## calculator
module calculator (input CLOCK_50,
							input RESET,
							input KEYPRESSED,
							input [3:0] KEYCODE,
							input [3:0] KEY,
							output [0:6] HEX0, HEX1, HEX2, HEX3, HEX4, HEX5, HEX6, HEX7
							);
		wire clockmain = CLOCK_50;
		wire rst = RESET;
		wire [3:0] keycode = KEYCODE;
		wire keystrobe;
		wire load_A, load_B;
		wire bksp_A, bksp_B;
		posedgetrigger keypressedge (.clock(clockmain), .rst(rst), .signal(KEYPRESSED), .strobe(keystrobe));
		wire dig_strobe, reset_strobe, ex_strobe, op_strobe, sub_strobe;
		wire [3:0] dig_code;
		wire [1:0] op_code;
		inputhandler keypad (
			.keystrobe(keystrobe),
			.keycode(keycode),
			.dig_strobe(dig_strobe),
			.reset_strobe(reset_strobe),
			.ex_strobe(ex_strobe),
			.op_strobe(op_strobe),
			.sub_strobe(sub_strobe),
			.dig_code(dig_code),
			.op_code(op_code)
		);
		wire bksp_strobe, MS_strobe, MR_strobe, MC_strobe;
		PBhandler PB (
			.KEY(KEY),
			.clock(clockmain),
			.rst(rst),
			.bksp_strobe(bksp_strobe),
			.MS_strobe(MS_strobe),
			.MR_strobe(MR_strobe),
			.MC_strobe(MC_strobe)
		);
		wire [1:0] display_select;
		wire load_op, reset_state, execute, load_A_mem, load_B_mem, load_mem, clear_mem;
		control FSM (
			.dig_in(dig_strobe),
			.reset_in(reset_strobe),
			.ex_in(ex_strobe),
			.op_in(op_strobe),
			.bksp_in(bksp_strobe),
			.MS_in(MS_strobe),
			.MR_in(MR_strobe),
			.MC_in(MC_strobe),
			.sub_in(sub_strobe),
			.clock(clockmain),
			.rst(rst),
			.bksp_A(bksp_A),
			.bksp_B(bksp_B),
			.load_A(load_A),
			.load_B(load_B),
			.load_mem(load_mem),
			.clear_mem(clear_mem),
			.load_A_mem(load_A_mem),
			.load_B_mem(load_B_mem),
			.load_op(load_op),
			.reset_out(reset_state),
			.execute(execute),  
			.display_select(display_select)
		);
  ...
make LEC_CHECK=0 ABC_AREA=1 CAP_MARGIN=20 CELL_PAD_IN_SITES_GLOBAL_PLACEMENT=0 CORE_MARGIN=2 CORE_UTILIZATION=70 CTS_CLUSTER_DIAMETER=53 SETUP_SLACK_MARGIN=5.0 SLEW_MARGIN=0 finish   # period 71.7 ns
run.sh (not shown) runs the stock make flow with config.mk's settings and CLKGATE_MAP_FILE=.
The first run completed without violations.
Edit:
- CELL_PAD_IN_SITES_GLOBAL_PLACEMENT: 0 -> unset
- CORE_UTILIZATION: 70 -> 69
- CTS_CLUSTER_DIAMETER: 53 -> unset
- SETUP_SLACK_MARGIN: 5.0 -> unset
- SLEW_MARGIN: 0 -> 20
- clock period: 71.7 -> 37.2 ns (I/O delays scaled with it)
After rerunning:
- core utilization fell by 1.0 points
- non-clock buffer count rose by 15
- routed wire length rose by 1.5%
- design area rose by 0.46%
- first-iteration DRC count fell by 4.8%
Edit:
- CORE_UTILIZATION: 69 -> 31
- clock period: 37.2 -> 38.4 ns (I/O delays scaled with it)
- The changed run finished with timing, DRC and antenna clean
- synthesized cell count is unchanged
- clock-buffer cell count goes up by 5
- cell count came out higher by 12%
- core utilization falls by 39 points
- via count falls by 3.5%
- sequential share of layout area is lower by 0.24 points
- flip-flop count stays the same
- first-iteration DRC count fell by 25%
Edit:
- CORE_UTILIZATION: 31 -> 62
- CTS_CLUSTER_SIZE: unset -> 96
- clock period: 38.4 -> 21.4 ns (I/O delays scaled with it)
=> This time the run finished with negative setup slack left; sequential share of layout area is lower by 1.3 points; final area went up by 18%; die area drops by 50%; setup slack is worse by 9900 ps; core utilization rose by 46 points; synthesized area does not change.
Edit:
- CORE_UTILIZATION: 62 -> 40
- CTS_CLUSTER_SIZE: 96 -> unset
- clock period: 21.4 -> 50.0 ns (I/O delays scaled with it)
Effect:
- Now the flow went through all stages and came out clean
- final area went down by about 16%
- worst setup slack is better by 19000 ps
- flip-flop count stays the same
- die area is higher by 54%
- via count came out lower by 14%
- count of clock-buffer cells in the layout is higher by 8
- maximum frequency shrinks by 26%
- wire length shrinks by about 14%

---

calculator again, from the RTL that the note above started with.
// calculator
module calculator (input CLOCK_50,
							input RESET,
							input KEYPRESSED,
							input [3:0] KEYCODE,
							input [3:0] KEY,
							output [0:6] HEX0, HEX1, HEX2, HEX3, HEX4, HEX5, HEX6, HEX7
							);
clock: 58.1 ns
lec_check: 0
abc_area: 0
cap_margin: 20
cell_pad_in_sites_global_placement: 1
core_margin: 3
core_utilization: 19
cts_cluster_diameter: 53
place_density: 0.92
slew_margin: 0
The starting point finished clean.
Next try:
Settings changed: CELL_PAD_IN_SITES_GLOBAL_PLACEMENT 1 to default, CORE_MARGIN 3 to 2, CORE_UTILIZATION 19 to 56, CTS_CLUSTER_DIAMETER 53 to default, PLACE_DENSITY 0.92 to 0.89, SLEW_MARGIN 0 to 20.
Clock period 58.1 ns to 50.0 ns, I/O delays scaled along.
The new run went through all stages and came out clean.
Final cell count went down by about 22%.
Utilization went up by 38 points.
Synthesized area does not change.
Synthesized cell count is unchanged.
Wire length went up by about 2.7%.
Non-clock buffer count went up by 9.
Worst setup slack got worse by 5.5 ns.
Hold slack improved by 0.0037 ns.
Design area went down by 5.1%.

---

Setup of build 75:
calculator again, from the RTL that the note above started with.
==> flow/config.mk <==
export PLATFORM = sky130hd
export DESIGN_NAME = calculator
export DESIGN_NICKNAME = calculator
export VERILOG_FILES = /design/flow/design.v
export SDC_FILE = /design/flow/constraint.sdc
export NUM_CORES = 4
export LEC_CHECK = 0
export ABC_AREA = 1
export CAP_MARGIN = 20
export CELL_PAD_IN_SITES_GLOBAL_PLACEMENT = 0
export CORE_MARGIN = 2
export CORE_UTILIZATION = 50
export MAX_ROUTING_LAYER = met4
export MIN_ROUTING_LAYER = met1
export SLEW_MARGIN = 5
==> flow/constraint.sdc <==
create_clock -name core_clock -period 31.8 [get_ports {CLOCK_50}]
set_input_delay 6.3600 -clock core_clock [delete_from_list [all_inputs] [get_ports {CLOCK_50}]]
set_output_delay 6.3600 -clock core_clock [all_outputs]
set_load 0.01 [all_outputs]
Build 75 | status: complete | timing, DRC, antenna: pass
Input changes introduced in build 67 (baseline for comparison: build 75):
- CORE_UTILIZATION changed from 50 to 68
- SLEW_MARGIN changed from 5 to 20
- CELL_PAD_IN_SITES_GLOBAL_PLACEMENT removed (was 0)
- MAX_ROUTING_LAYER removed (was met4)
- MIN_ROUTING_LAYER removed (was met1)
- CTS_CLUSTER_SIZE newly set to 34
- the clock period (ns, I/O delays scaled along) changed from 31.8 to 21.4
[summary]
Build 67 failed in 5_1_grt with ODB-0269. Looking at the reports, build 75 completed the entire flow and the layout it produced met the timing, design-rule and antenna checks. NOTE: number of cells upsized or downsized after cts in build 67 exceeds that of build 75. Of build 75 and build 67, build 75 shows the higher die extent in x, with build 67 below it. In build 67 relative to build 75, die area had gone down by more than a quarter. Row weighted congestion at the end of routability-driven global placement: build 67 higher / build 75 lower. Build 75 -> build 67: total CTS buffers decreased by more than 10%.
Relative to build 67, the following input files were edited for build 80:
- a deleted CTS_CLUSTER_SIZE that had been 34
- a change of CORE_UTILIZATION from 68 to 11
- a change of the clock period (ns, I/O delays scaled along) from 21.4 to 71.7
==> results <==
Build 80 and build 67: one clean run, build 80; the rest did not finish clean.
Build 67: ODB-0269 in 5_1_grt -> run aborted
Build 80 vs build 67: core utilization at floorplan down
Build 80 against build 67; x dimension of the die is up by more than 100%.
Compared to build 67, build 80 was floorplanned on a bigger die.
## Diff of input files: build 76 against build 80
- SETUP_SLACK_MARGIN newly set to 5.0
- CORE_UTILIZATION changed from 11 to 40
- the clock period (ns, I/O delays scaled along) changed from 71.7 to 38.4
Findings:
Of build 76 and build 80, the run reporting the higher data arrival time at the worst-slack endpoint was build 80. Build 76 vs build 80, mean routed wirelength per cell went up by 42%. | slew at the pin with the worst max-slew slack | lower: build 76 |. Cmp build 76 and build 80 / clock buffer instance count of the final layout / lower: build 80. In build 76, the critical path depth came out about 1% above the value in build 80. The post-detailed-routing wire length of build 76 and that of build 80 are within noise of each other. Build 76 -> build 80: chip area line of the yosys report delta 0, exact match. Going from build 80 to build 76, post-DP HPWL shrank slightly.

---

run 1:
calculator again, from the RTL that the note above started with.
clock: 68.8 ns
lec_check: 0
abc_area: 1
cap_margin: 20
cell_pad_in_sites_global_placement: 0
core_margin: 2
core_utilization: 70
cts_cluster_diameter: 288
place_density: 0.64
setup_slack_margin: 5.0
slew_margin: 0
Run 1 finished all stages; the layout is clean.
Here is what was changed in the inputs of run 2 compared with run 1.
Settings: removing SETUP_SLACK_MARGIN (formerly 5.0); removing PLACE_DENSITY (formerly 0.64); removing CELL_PAD_IN_SITES_GLOBAL_PLACEMENT (formerly 0); changing CAP_MARGIN from 20 to 15; removing CTS_CLUSTER_DIAMETER (formerly 288); changing SLEW_MARGIN from 0 to 20; setting CTS_CLUSTER_SIZE to 34 for the first time; changing the clock period (ns, I/O delays scaled along) from 68.8 to 17.4.
==> results <==
- Run 2 never completed, since it errored out during 5_1_grt.
- As far as chip area in the Yosys report goes, run 1 and run 2 are indistinguishable; the numbers are identical.
- From run 1 to run 2 the numbers moved as follows: number of sinks handled by clock tree synthesis about even; post-synthesis average cell area held; compound-gate portion of the synthesized area closely matched the old numbers; HPWL reported at the end of detailed placement shows an increase of 14 mm.
- Instance count after placement with tap cells included on run 2 is up relative to run 1.
- Relative to run 1, number of buffers inserted to repair setup after CTS increased by 188 in run 2.
- Maximum root-to-sink buffer count came out exactly the same in run 1 and run 2.
#### Input delta (run 3 over run 2)
Settings: CAP_MARGIN now 20, was 15; CORE_UTILIZATION now 40, was 70; CTS_CLUSTER_SIZE no longer set, was 34; the clock period (ns, I/O delays scaled along) now 38.4, was 17.4.
Results
For the die extent in y, run 3 came in 87 um higher than run 2 did.
Compared with run 2, run 3 shows a lower half-perimeter wire length after detailed placement.
Register area share after synthesis came out exactly the same in run 2 and run 3.
Diff run 2 -> run 3: synthesized cell count flat; die area saw an increase.
Run 3 did not stop at any stage, and its layout met the timing, design-rule and antenna checks.
--- input diff run 3..run 4 ---
Settings: CORE_UTILIZATION: 40 -> 65; MAX_ROUTING_LAYER: unset -> met4; the clock period (ns, I/O delays scaled along): 38.4 -> 31.3.
Findings:
Going from run 3 to run 4, the final non-filler cell area was found to have gone up by 1.0%.
Run 4 against run 3: number of well taps moved down.
On wire length: run 4 sits below run 3.
Going from run 3 to run 4, post-route non-filler standard cell count went down 472, met1 track demand over resource in global routing increased by 15 points relative to the old numbers, met3 demand-to-capacity share in global routing higher, clock skew shows a reduction of 0.0070 ns.
When run 4 is set beside run 3, its overall routing resource usage turns out to be 15 points larger.
Slack of the worst reg-to-reg path deteriorates in run 4 relative to run 3.
## Diff of input files: run 5 against run 4
Settings: swapping 20 for 5 in CAP_MARGIN; swapping 65 for 71 in CORE_UTILIZATION; swapping 31.3 for 24.6 in the clock period (ns, I/O delays scaled along).
Findings:
In the summary table, run 5 is marked failed, with error GRT-0232 raised in 5_1_grt. Run 5: instance count after placement with tap cells included higher than run 4. [run 5] worst-case setup slack after placement fell 2.86 ns relative to run 4. Compared with run 4, in run 5 total number of placement rows has decreased, chip footprint dropped 8.3%, core footprint lost 8.0%, post-placement cell area grew by 6700 um^2, placed wire-length estimate after detailed placement now sits higher. For the die extent in y, run 5 came in 12 um lower than run 4 did. From run 5 to run 4, adder and majority gate portion of the synthesized area did not move at all.

---

Starting RTL as in the previous note.
## calculator
module calculator (input CLOCK_50,
							input RESET,
							input KEYPRESSED,
							input [3:0] KEYCODE,
							input [3:0] KEY,
							output [0:6] HEX0, HEX1, HEX2, HEX3, HEX4, HEX5, HEX6, HEX7
							);
make LEC_CHECK=0 ABC_AREA=1 CAP_MARGIN=20 CELL_PAD_IN_SITES_GLOBAL_PLACEMENT=0 CORE_ASPECT_RATIO=1.12 CORE_MARGIN=2 CORE_UTILIZATION=70 CTS_CLUSTER_DIAMETER=53 PLACE_DENSITY=0.48 SETUP_SLACK_MARGIN=5.0 SLEW_MARGIN=0 TNS_END_PERCENT=5 finish   # period 68.8 ns
Next try:
Settings changed: CELL_PAD_IN_SITES_GLOBAL_PLACEMENT 0 to not set, CORE_ASPECT_RATIO 1.12 to not set, CORE_UTILIZATION 70 to 44, CTS_CLUSTER_DIAMETER 53 to not set, PLACE_DENSITY 0.48 to not set, SETUP_SLACK_MARGIN 5.0 to not set, SLEW_MARGIN 0 to 20, TNS_END_PERCENT 5 to not set.
Clock period 68.8 ns to 33.3 ns, I/O delays scaled along.
Result: Via count is lower by a few percent. Final area is higher by a few percent. Worst setup slack got worse by 29000 ps. Cell count is higher by a few percent. Maximum frequency is higher by about a fifth.
Next try:
Settings changed: CORE_UTILIZATION 44 to 59, PLACE_DENSITY_LB_ADDON set to 0.0.
Clock period 33.3 ns to 59.3 ns, I/O delays scaled along.
Outcome: Sequential share of layout area is higher by 0.21 points. Final area goes down by 2.3%. Die size decreases by 25%. Hold slack stays flat. Maximum frequency goes down by 18%.
Next try:
Settings changed: CORE_UTILIZATION 59 to 65, MAX_ROUTING_LAYER set to met4, PLACE_DENSITY_LB_ADDON 0.0 to not set.
Clock period 59.3 ns to 30.7 ns, I/O delays scaled along.
- The changed run completed without violations
- final cell count rose by 0.49%
- design area went up by 3.1%
- first-iteration DRC count came out higher by 11%
- die area fell by 9.1%

---

Starting RTL as in the previous note.
Settings: LEC_CHECK=0, ABC_AREA=1, CAP_MARGIN=5, CORE_ASPECT_RATIO=0.71, CORE_MARGIN=2, CORE_UTILIZATION=71, CTS_CLUSTER_DIAMETER=297, CTS_CLUSTER_SIZE=40, MAX_ROUTING_LAYER=met4, SLEW_MARGIN=20; clock period 23.3 ns.
The first run aborted during 5_1_grt.
Next try:
CAP_MARGIN = 15   (was 5)
CORE_ASPECT_RATIO = default   (was 0.71)
CORE_UTILIZATION = 72   (was 71)
CTS_CLUSTER_DIAMETER = default   (was 297)
CTS_CLUSTER_SIZE = default   (was 40)
SETUP_SLACK_MARGIN = 3.78   (was default)
clock period = 30.7 ns   (was 23.3 ns; I/O delays follow)
This time the run reached the layout checks and failed them: max-capacitance violations, max-slew violations.
Area after synthesis is unchanged.
Synthesized cell count stays the same.
Die size drops by 1.4%.
Next try:
CAP_MARGIN = 5   (was 15)
CORE_UTILIZATION = 65   (was 72)
SETUP_SLACK_MARGIN = default   (was 3.78)
clock period = 24.6 ns   (was 30.7 ns; I/O delays follow)
=>
- This time the run completed, yet does not pass: negative setup slack
- final area is higher by 11%
- area after synthesis stays the same
- global-route usage is higher by 0.57 points
- utilization is higher by 0.55 points
- fmax is higher by about 6%
- first-iteration DRC count is lower by about 12%
- worst setup slack is worse by 4.5 ns
- die area is higher by 11%
- sequential share of layout area is lower by 0.88 points
- via count is higher by about 5.6%
Next try:
CAP_MARGIN = 20   (was 5)
CORE_UTILIZATION = 71   (was 65)
clock period = 24.2 ns   (was 24.6 ns; I/O delays follow)
The new run never finished: it broke off in 5_1_grt.
Die size drops by 8.3%.
Area after synthesis stays the same.
Synthesized cell count stays the same.
Next try:
CAP_MARGIN = 5   (was 20)
CTS_CLUSTER_DIAMETER = 297   (was default)
clock period = 27.3 ns   (was 24.2 ns; I/O delays follow)
What happened: Now the flow ran to the end with violations: negative setup slack; synthesized cell count is unchanged; synthesized area stays the same; die size is unchanged.

---

JK:
calculator again, from the RTL that the note above started with.
## calculator
module calculator (input CLOCK_50,
							input RESET,
							input KEYPRESSED,
							input [3:0] KEYCODE,
							input [3:0] KEY,
							output [0:6] HEX0, HEX1, HEX2, HEX3, HEX4, HEX5, HEX6, HEX7
							);
make LEC_CHECK=0 CAP_MARGIN=20 CELL_PAD_IN_SITES_GLOBAL_PLACEMENT=2 CORE_MARGIN=2 CORE_UTILIZATION=40 CTS_CLUSTER_SIZE=84 GPL_TIMING_DRIVEN=0 SLEW_MARGIN=20 finish   # period 50.0 ns
For MS, these inputs were changed with respect to JK:
- CORE_UTILIZATION changed from 40 to 24
- GPL_TIMING_DRIVEN removed (was 0)
- HOLD_SLACK_MARGIN newly set to 0.27
- CTS_CLUSTER_SIZE removed (was 84)
- ABC_AREA newly set to 0
- CELL_PAD_IN_SITES_GLOBAL_PLACEMENT removed (was 2)
[summary]
MS vs JK on initial antenna violation count: MS is the higher one. Looking at number of vias per cell after detailed routing, MS sits 10% lower than JK does. MS ends up with a non-clock buffering overhead in the final layout that is 1.4 points lower than in JK. MS has highest net fanout along the worst path above what JK had. In the metrics for MS and JK, the one carrying the higher total die size is MS. In MS relative to JK, critical path depth had gone down by a few percent. Relative to JK, the x dimension of the die measured on MS has increased by more than a quarter. Comparing JK with MS, the register fraction of the total cell area came out essentially unchanged. On final setup slack of the worst path, JK loses to MS.
--- input diff MS..AL ---
- CORE_UTILIZATION: 24 -> 40
- HOLD_SLACK_MARGIN: 0.27 -> unset
- CELL_PAD_IN_SITES_GLOBAL_PLACEMENT: unset -> 3
- CTS_CLUSTER_DIAMETER: unset -> 397
Findings:
- AL: all stages complete, timing, DRC and antenna checks passed
- Going from MS to AL, path depth of the worst reg2reg path now smaller; final design area excluding fillers now smaller.
The inputs of TR differ from those of AL as listed below.
- ABC_AREA: 0 -> 1
- CORE_UTILIZATION: 40 -> 23
- SLEW_MARGIN: 20 -> 25
- CTS_CLUSTER_DIAMETER: 397 -> unset
- SETUP_SLACK_MARGIN: unset -> 1.74
- CORE_ASPECT_RATIO: unset -> 1.03
==> results <==
- TR closes out successfully: all stages finished, all timing, DRC and antenna checks passed.
- Status: sequential share of layout area parity (AL, TR)
- Of AL and TR, AL shows the higher shortest period the worst path allows, with TR below it.
- TR: arrival time reported for the critical path endpoint 7.48 ns below AL
- Re via total after detailed routing: AL and TR aren't equal, and the lower value belongs to AL.
diff inputs: TR => PW
- a change of SLEW_MARGIN from 25 to 20
- a change of CORE_ASPECT_RATIO from 1.03 to 1.21
- a deleted CELL_PAD_IN_SITES_GLOBAL_PLACEMENT that had been 3
- a deleted SETUP_SLACK_MARGIN that had been 1.74
- a change of CORE_UTILIZATION from 23 to 40
- a change of ABC_AREA from 1 to 0
==> comparison <==
Critical path depth grows by a little under 10% when moving from TR to PW.
Comparing TR and PW, the higher final cell utilization of the core was measured on PW.
The run showing the smaller cell area after layout is TR.
